## v42
Design izhikevich_neuron, start of the top module:
module izhikevich_neuron #(parameter DT = 16'h0100)  
(
    input wire clk,
    input wire rst,
    input wire [15:0] I,           
    output reg spike               
);
    reg signed [15:0] v, u;
    wire signed [15:0] a = 16'h0051;    
    wire signed [15:0] b = 16'h0200;    
    wire signed [15:0] c = -16'sd16640;  
    wire signed [15:0] d = 16'h0800;    
    wire signed [15:0] v_sq;
    wire signed [15:0] term1, term2, term3, dv_raw, du_raw;
    wire signed [15:0] bv;
    localparam signed [15:0] V_THRESH = 16'd7680;  
    cordic_mult sq_v (.x(v), .y(v), .out(v_sq));
    cordic_mult mul_004 (.x(16'h0148), .y(v_sq), .out(term1));
    cordic_mult mul_5v (.x(16'h0500), .y(v), .out(term2));
    assign term3 = 16'd35840;  
    assign dv_raw = term1 + term2 + term3 - u + I;
    cordic_mult mul_bv (.x(b), .y(v), .out(bv));
    assign du_raw = (bv - u);
    wire signed [15:0] du;
    cordic_mult mul_a (.x(a), .y(du_raw), .out(du));
    wire signed [31:0] dv_dt = dv_raw * $signed(DT);
    wire signed [31:0] du_dt = du * $signed(DT);
    always @(posedge clk or posedge rst) begin
        if (rst) begin
            v <= c;
            u <= 0;
            spike <= 0;
        end else begin
            if (v >= V_THRESH) begin
                v <= c;
                u <= u + d;
                spike <= 1;
            end else begin
                v <= v + dv_dt[23:8];  
                u <= u + du_dt[23:8];
                spike <= 0;
            end
        end
    end
endmodule
Size: about 33 flip-flops, ~19 I/O pins.
clock: 10.0 ns
lec_check: 0
abc_area: 1
cap_margin: 20
core_margin: 2
core_utilization: 71
cts_cluster_diameter: 179
place_density: 0.38
setup_slack_margin: -0.63
slew_margin: 20
run.sh (not shown) runs the stock make flow with config.mk's settings and CLKGATE_MAP_FILE=.
[flow] v42 | stages: complete | final checks: fail | reason: setup timing
Input changes introduced in v43 (baseline for comparison: v42):
Settings: CORE_UTILIZATION changed from 71 to 40; SETUP_SLACK_MARGIN removed (was -0.63); PLACE_DENSITY changed from 0.38 to 0.6; ABC_AREA removed (was 1); CTS_CLUSTER_DIAMETER removed (was 179); the clock period (ns, I/O delays scaled along) changed from 10.0 to 11.7.
--- outcome ---
v43 closes out successfully: all stages finished, all timing, DRC and antenna checks passed.
v42 finished all stages; however, its layout fails the closing checks, the failures being setup timing.
Of v42 and v43, the run reporting the higher layout-stage area growth over the synthesis result was v42.
Compared v43 vs v42, and number of instances in the placed design is down in v43.
v43 vs v42, x dimension of the die went up by about 28%.
Relative to v42, worst hold slack decreased by 0.052 ns in v43.
Going from v42 to v43, the critical path required time was found to have gone up by 1.74 ns.
Diff v42 and v43: design area lower in v43
v43: met3 usage in global routing is 5.3 points lower than what v42 reported.
Placement row count of v43 exceeds that of v42 by more than a quarter.
Across both runs, global-route wire length before repair was lower for v43 than for v42.
> inputs changed (v43 -> v11)
Settings: a change of the clock period (ns, I/O delays scaled along) from 11.7 to 12.0.
==> results <==
- Comparing v11 with v43, the final hold slack came out essentially unchanged.
- Comparing v43 and v11, relative area change from synthesis to final layout is lower on v11.
- The run with more routed wire is v11, not v43.

* * *

== run 1 ==
izhikevich_neuron again, from the RTL that the note above started with.
export LEC_CHECK = 0
export CAP_MARGIN = 30
export CELL_PAD_IN_SITES_DETAIL_PLACEMENT = 2
export CELL_PAD_IN_SITES_GLOBAL_PLACEMENT = 2
export CORE_MARGIN = 6
export CORE_UTILIZATION = 55
export CTS_CLUSTER_DIAMETER = 338
export CTS_CLUSTER_SIZE = 28
export GPL_ROUTABILITY_DRIVEN = 0
export HOLD_SLACK_MARGIN = 0.22
export MIN_ROUTING_LAYER = met2
export PLACE_DENSITY = 0.51
export SETUP_SLACK_MARGIN = 1.1
export SLEW_MARGIN = 0
export TNS_END_PERCENT = 25
create_clock -name core_clock -period 8.2 [get_ports {clk}]
Status: run 1 FAILED at 3_5_place_dp (tool error)
Here is what was changed in the inputs of run 2 compared with run 1.
# run 1
export LEC_CHECK = 0
export CAP_MARGIN = 30
export CELL_PAD_IN_SITES_DETAIL_PLACEMENT = 2
export CELL_PAD_IN_SITES_GLOBAL_PLACEMENT = 2
export CORE_MARGIN = 6
export CORE_UTILIZATION = 55
export CTS_CLUSTER_DIAMETER = 338
export CTS_CLUSTER_SIZE = 28
export GPL_ROUTABILITY_DRIVEN = 0
export HOLD_SLACK_MARGIN = 0.22
export MIN_ROUTING_LAYER = met2
export PLACE_DENSITY = 0.51
export SETUP_SLACK_MARGIN = 1.1
export SLEW_MARGIN = 0
export TNS_END_PERCENT = 25
create_clock -name core_clock -period 8.2 [get_ports {clk}]
# run 2
export LEC_CHECK = 0
export CAP_MARGIN = 25
export CELL_PAD_IN_SITES_GLOBAL_PLACEMENT = 2
export CORE_MARGIN = 2
export CORE_UTILIZATION = 30
export CTS_CLUSTER_SIZE = 22
export HOLD_SLACK_MARGIN = 0.25
export MIN_ROUTING_LAYER = met2
export PLACE_DENSITY_LB_ADDON = 0.27
export SLEW_MARGIN = 10
create_clock -name core_clock -period 12.0 [get_ports {clk}]
--- outcome ---
Run 2 | status: complete | timing, DRC, antenna: pass. On async set-reset flop share out of synthesis, run 2 and run 1 are neck and neck. [compare] base=run 1 new=run 2: share of the synthesized netlist area taken by xor and xnor gates did not really move, number of core rows went up, core footprint went up, die area went up. The effective utilization at floorplan in run 2 sits 26 points below the value recorded for run 1. Compared with run 1, in run 2 area of the mapped netlist was more or less identical; die width went up by 28%; number of enable-type register cells in the synthesized netlist was more or less identical.
Inputs modified between run 2 and run 3:
# run 2
export LEC_CHECK = 0
export CAP_MARGIN = 25
export CELL_PAD_IN_SITES_GLOBAL_PLACEMENT = 2
export CORE_MARGIN = 2
export CORE_UTILIZATION = 30
export CTS_CLUSTER_SIZE = 22
export HOLD_SLACK_MARGIN = 0.25
export MIN_ROUTING_LAYER = met2
export PLACE_DENSITY_LB_ADDON = 0.27
export SLEW_MARGIN = 10
create_clock -name core_clock -period 12.0 [get_ports {clk}]
# run 3
export LEC_CHECK = 0
export ABC_AREA = 0
export CAP_MARGIN = 20
export CORE_MARGIN = 2
export CORE_UTILIZATION = 21
export CTS_CLUSTER_DIAMETER = 291
export CTS_CLUSTER_SIZE = 26
export PLACE_DENSITY = 0.86
export SLEW_MARGIN = 15
export TNS_END_PERCENT = 40
create_clock -name core_clock -period 12.0 [get_ports {clk}]
==> comparison <==
Area of the multi-input gates (run 3 over run 2): decrease, about 1.6%
Pre-CTS setup slack ended up 0.11 ns higher on run 3 than on run 2.
What run 4 does differently from run 3 at the input level:
# run 3
export LEC_CHECK = 0
export ABC_AREA = 0
export CAP_MARGIN = 20
export CORE_MARGIN = 2
export CORE_UTILIZATION = 21
export CTS_CLUSTER_DIAMETER = 291
export CTS_CLUSTER_SIZE = 26
export PLACE_DENSITY = 0.86
export SLEW_MARGIN = 15
export TNS_END_PERCENT = 40
create_clock -name core_clock -period 12.0 [get_ports {clk}]
# run 4
export LEC_CHECK = 0
export ABC_AREA = 0
export CAP_MARGIN = 20
export CORE_MARGIN = 2
export CORE_UTILIZATION = 63
export CTS_CLUSTER_DIAMETER = 331
export CTS_CLUSTER_SIZE = 100
export PLACE_DENSITY_LB_ADDON = 0.3
export SLEW_MARGIN = 20
export TNS_END_PERCENT = 10
create_clock -name core_clock -period 12.0 [get_ports {clk}]
Results
Clock transition time at the flip-flop clock pins of the worst setup and hold paths essentially unchanged between run 4 and run 3. Run 3 has a higher worst setup slack than run 4. The cell area in run 4 sits 5.0% below the value recorded for run 3. Run 3 → run 4: required time reported for the critical path endpoint lower, number of buffers outside the clock class in the layout lower, area growth from synthesis to final layout lower, count of clock buffers in the final design lower. Pin count of the biggest net entering global routing essentially unchanged between run 3 and run 4.
Setup changes, run 4 to run 5
# run 4
export LEC_CHECK = 0
export ABC_AREA = 0
export CAP_MARGIN = 20
export CORE_MARGIN = 2
export CORE_UTILIZATION = 63
export CTS_CLUSTER_DIAMETER = 331
export CTS_CLUSTER_SIZE = 100
export PLACE_DENSITY_LB_ADDON = 0.3
export SLEW_MARGIN = 20
export TNS_END_PERCENT = 10
create_clock -name core_clock -period 12.0 [get_ports {clk}]
# run 5
export LEC_CHECK = 0
export ABC_AREA = 0
export CAP_MARGIN = 20
export CORE_ASPECT_RATIO = 1.98
export CORE_MARGIN = 2
export CORE_UTILIZATION = 40
export CTS_CLUSTER_DIAMETER = 291
export CTS_CLUSTER_SIZE = 26
export PLACE_DENSITY_LB_ADDON = 0.04
export SLEW_MARGIN = 15
export TNS_END_PERCENT = 40
create_clock -name core_clock -period 12.0 [get_ports {clk}]
Findings:
Delta (run 5 minus run 4): clock-pin slew on the worst setup and hold paths neither gained nor lost much; longest individual stage delay on the worst path has decreased; share of final layout cell area taken by non-clock buffers went up; count of inserted antenna diode cells flat. Data required time of the critical path, run 4 and run 5: lower on run 4. Fraction of area in clock buffers and inverters essentially unchanged between run 4 and run 5.

* * *

Setup of north:
The RTL this note starts from:
==> flow/design.v <==
module izhikevich_neuron #(parameter DT = 16'h0100)  
(
    input wire clk,
    input wire rst,
    input wire [15:0] I,           
    output reg spike               
);
    reg signed [15:0] v, u;
    wire signed [15:0] a = 16'h0051;    
    wire signed [15:0] b = 16'h0200;    
    wire signed [15:0] c = -16'sd16640;  
    wire signed [15:0] d = 16'h0800;    
    wire signed [15:0] v_sq;
    wire signed [15:0] term1, term2, term3, dv_raw, du_raw;
    wire signed [15:0] bv;
    localparam signed [15:0] V_THRESH = 16'd7680;  
    cordic_mult sq_v (.x(v), .y(v), .out(v_sq));
    cordic_mult mul_004 (.x(16'h0148), .y(v_sq), .out(term1));
    cordic_mult mul_5v (.x(16'h0500), .y(v), .out(term2));
    assign term3 = 16'd35840;  
    assign dv_raw = term1 + term2 + term3 - u + I;
    cordic_mult mul_bv (.x(b), .y(v), .out(bv));
    assign du_raw = (bv - u);
    wire signed [15:0] du;
    cordic_mult mul_a (.x(a), .y(du_raw), .out(du));
    wire signed [31:0] dv_dt = dv_raw * $signed(DT);
    wire signed [31:0] du_dt = du * $signed(DT);
    always @(posedge clk or posedge rst) begin
        if (rst) begin
            v <= c;
            u <= 0;
            spike <= 0;
        end else begin
            if (v >= V_THRESH) begin
                v <= c;
                u <= u + d;
                spike <= 1;
            end else begin
                v <= v + dv_dt[23:8];  
                u <= u + du_dt[23:8];
                spike <= 0;
            end
        end
    end
endmodule
module cordic_mult(
    input signed [15:0] x,
    input signed [15:0] y,
    output signed [15:0] out
);
    wire signed [31:0] temp;
    assign temp = x * y;
    assign out = temp[23:8];  
endmodule
make LEC_CHECK=0 CAP_MARGIN=20 CORE_MARGIN=2 CORE_UTILIZATION=56 SLEW_MARGIN=20 finish   # period 6.65 ns
[north] flow finished | final checks: failed | reasons: setup timing
#### Input delta (south over north)
- CORE_UTILIZATION now 64, was 56
- the clock period (ns, I/O delays scaled along) now 6.49, was 6.65
Findings:
south had finished all stages when the layout checks came back failing, citing setup timing. north completed end to end; final checks failed (setup timing). The overall routing resource usage of south exceeds that of north by 5.0 points. Summary of south over north: critical path depth now sits lower; die size now sits lower. Post-layout period usage of the worst path, south and north, lower one = north. Setup slack: south and north compared, higher one is north. From north to south the numbers moved as follows: routed wire length shows an increase of 22%; sequential share of layout area barely changed.

* * *

== fjord ==
// izhikevich_neuron: RTL as listed in full above, without the edits since
clock: 6.49 ns
lec_check: 0
abc_area: 1
cap_margin: 20
core_margin: 2
core_utilization: 72
max_routing_layer: met4
setup_slack_margin: 1.88
slew_margin: 20
FAIL fjord @ global routing (5_1_grt): tool exited with error
[inputs] garnet vs fjord
- SETUP_SLACK_MARGIN removed (was 1.88)
- PLACE_DENSITY_LB_ADDON newly set to 0.08
- MAX_ROUTING_LAYER removed (was met4)
- CTS_CLUSTER_DIAMETER newly set to 168
- the clock period (ns, I/O delays scaled along) changed from 6.49 to 11.9
--- outcome ---
fjord got as far as global routing (5_1_grt), where a tool error ended the run. Looking at the reports, garnet completed the entire flow and the layout it produced met the timing, DRC and antenna checks. As far as die size is concerned, fjord and garnet perform about the same. From fjord to garnet the numbers moved as follows: number of gates given a new drive strength after cts saw a decrease, cell count after placement now smaller, post-synth area from yosys stat barely changed, floorplan net count ~0 delta. Between garnet and fjord, the number of buffers added to fix hold violations after cts figures differ only marginally.
For zinc, these inputs were changed with respect to garnet:
- changing CORE_UTILIZATION from 72 to 66
- setting MAX_ROUTING_LAYER to met4 for the first time
- removing ABC_AREA (formerly 1)
- removing CTS_CLUSTER_DIAMETER (formerly 168)
- removing PLACE_DENSITY_LB_ADDON (formerly 0.08)
- changing the clock period (ns, I/O delays scaled along) from 11.9 to 8.19
--- outcome ---
- Taking garnet as the reference, in zinc max-slew headroom at the worst pin shows a reduction of 23 points.
- garnet vs zinc, launching instance or port of the critical path: v[13] vs v[4]
- Apart from zinc, each of zinc and garnet ends the flow with a layout that passes the timing, DRC and antenna checks.
- The flow completed for zinc, but it is not clean: the layout still shows setup timing.
- Taking garnet as the reference, in zinc total non-filler cell area in the finished layout increased by about 14% relative to the old numbers, overall routed net length now sits higher, count of cell instances traversed by the critical path has decreased, number of standard cells in the final layout excluding fillers now sits lower.
- garnet was routed with more vias than zinc.
Here is what was changed in the inputs of willow compared with zinc.
- changing CORE_UTILIZATION from 66 to 72
- removing MAX_ROUTING_LAYER (formerly met4)
- setting ABC_AREA to 1 for the first time
- setting PLACE_DENSITY to 0.6 for the first time
- changing the clock period (ns, I/O delays scaled along) from 8.19 to 13.4
willow completed; timing, DRC and antenna clean. willow: non-clock buffer count is about 90% lower than what zinc reported. Compared to zinc, willow has synthesized instance count 389 higher. willow vs zinc — total core area dropped about 0.9%. Post-route worst setup slack (higher): willow. willow against zinc; number of nets in the synthesized netlist is up by more than 10%. For HPWL after detailed placement, dividing the value from zinc by the value from willow gives 0.947. [compare] base=zinc new=willow: shortest period the worst path allows went up by 0.51 ns.
Setup changes, willow to juniper
- a deleted ABC_AREA that had been 1
- an added CTS_CLUSTER_DIAMETER of 358
- a change of CORE_UTILIZATION from 72 to 68
- a change of the clock period (ns, I/O delays scaled along) from 13.4 to 10.0
### Flow results
juniper: complete, dirty (setup timing). The hold slack of juniper was inferior to that of willow. Changes observed in juniper relative to willow: design area increased about 13%; worst setup slack decreased 2.84 ns; buffer count excluding the clock tree in the final layout increased 249; minimum period implied by the final worst setup slack decreased 0.56 ns. Compared with willow, in juniper final clock period utilization by the worst path moved up, fmax moved up, routed wire length moved up.

* * *

Setup of violet:
RTL: the design.v shown in full above, as it stands there.
make LEC_CHECK=0 ABC_AREA=0 CAP_MARGIN=20 CORE_MARGIN=2 CORE_UTILIZATION=20 CTS_CLUSTER_DIAMETER=331 CTS_CLUSTER_SIZE=100 PLACE_DENSITY_LB_ADDON=0.3 SLEW_MARGIN=20 TNS_END_PERCENT=10 finish   # period 12.0 ns
[inputs] ember vs violet
==> flow/config.mk <==
export PLATFORM = sky130hd
export DESIGN_NAME = izhikevich_neuron
export DESIGN_NICKNAME = izhikevich_neuron
export VERILOG_FILES = /design/flow/design.v
export SDC_FILE = /design/flow/constraint.sdc
export NUM_CORES = 4
export LEC_CHECK = 0
export ABC_AREA = 1
export CAP_MARGIN = 20
export CORE_MARGIN = 2
export CORE_UTILIZATION = 33
export CTS_CLUSTER_DIAMETER = 291
export CTS_CLUSTER_SIZE = 100
export PLACE_DENSITY = 0.91
export SLEW_MARGIN = 15
export TNS_END_PERCENT = 40
--- outcome ---
| area of all placed cells without fillers | ember vs violet | 0.85% lower |. ember has met2 global-route usage above what violet had.
The inputs of pepper differ from those of ember as listed below.
==> flow/config.mk <==
export PLATFORM = sky130hd
export DESIGN_NAME = izhikevich_neuron
export DESIGN_NICKNAME = izhikevich_neuron
export VERILOG_FILES = /design/flow/design.v
export SDC_FILE = /design/flow/constraint.sdc
export NUM_CORES = 4
export LEC_CHECK = 0
export ABC_AREA = 0
export CAP_MARGIN = 20
export CELL_PAD_IN_SITES_GLOBAL_PLACEMENT = 3
export CORE_MARGIN = 2
export CORE_UTILIZATION = 40
export CTS_CLUSTER_DIAMETER = 331
export CTS_CLUSTER_SIZE = 100
export PLACE_DENSITY_LB_ADDON = 0.3
export SLEW_MARGIN = 20
export TNS_END_PERCENT = 10
[summary]
- As of pepper, critical path depth had fallen by a few percent compared to ember.
- Area overhead of the layout relative to synthesis was lower in ember than in pepper.
- Looking at wire length on met3 across pepper and ember, the one that comes out lower is pepper.
- Between ember and pepper, combined global-route utilization of all metal layers increased.
- Relative to ember, simple logic cell fraction of the synthesized area has decreased by 4.3 points in pepper.
- pepper vs ember: die boundary width down by more than 10%
- The lower area share of buffers outside the clock network of pepper and ember is in ember.
- Re clock tree buffer count of the final layout: pepper is 1 down on ember.
- Diff ember..pepper | sequential share of layout area | negligible
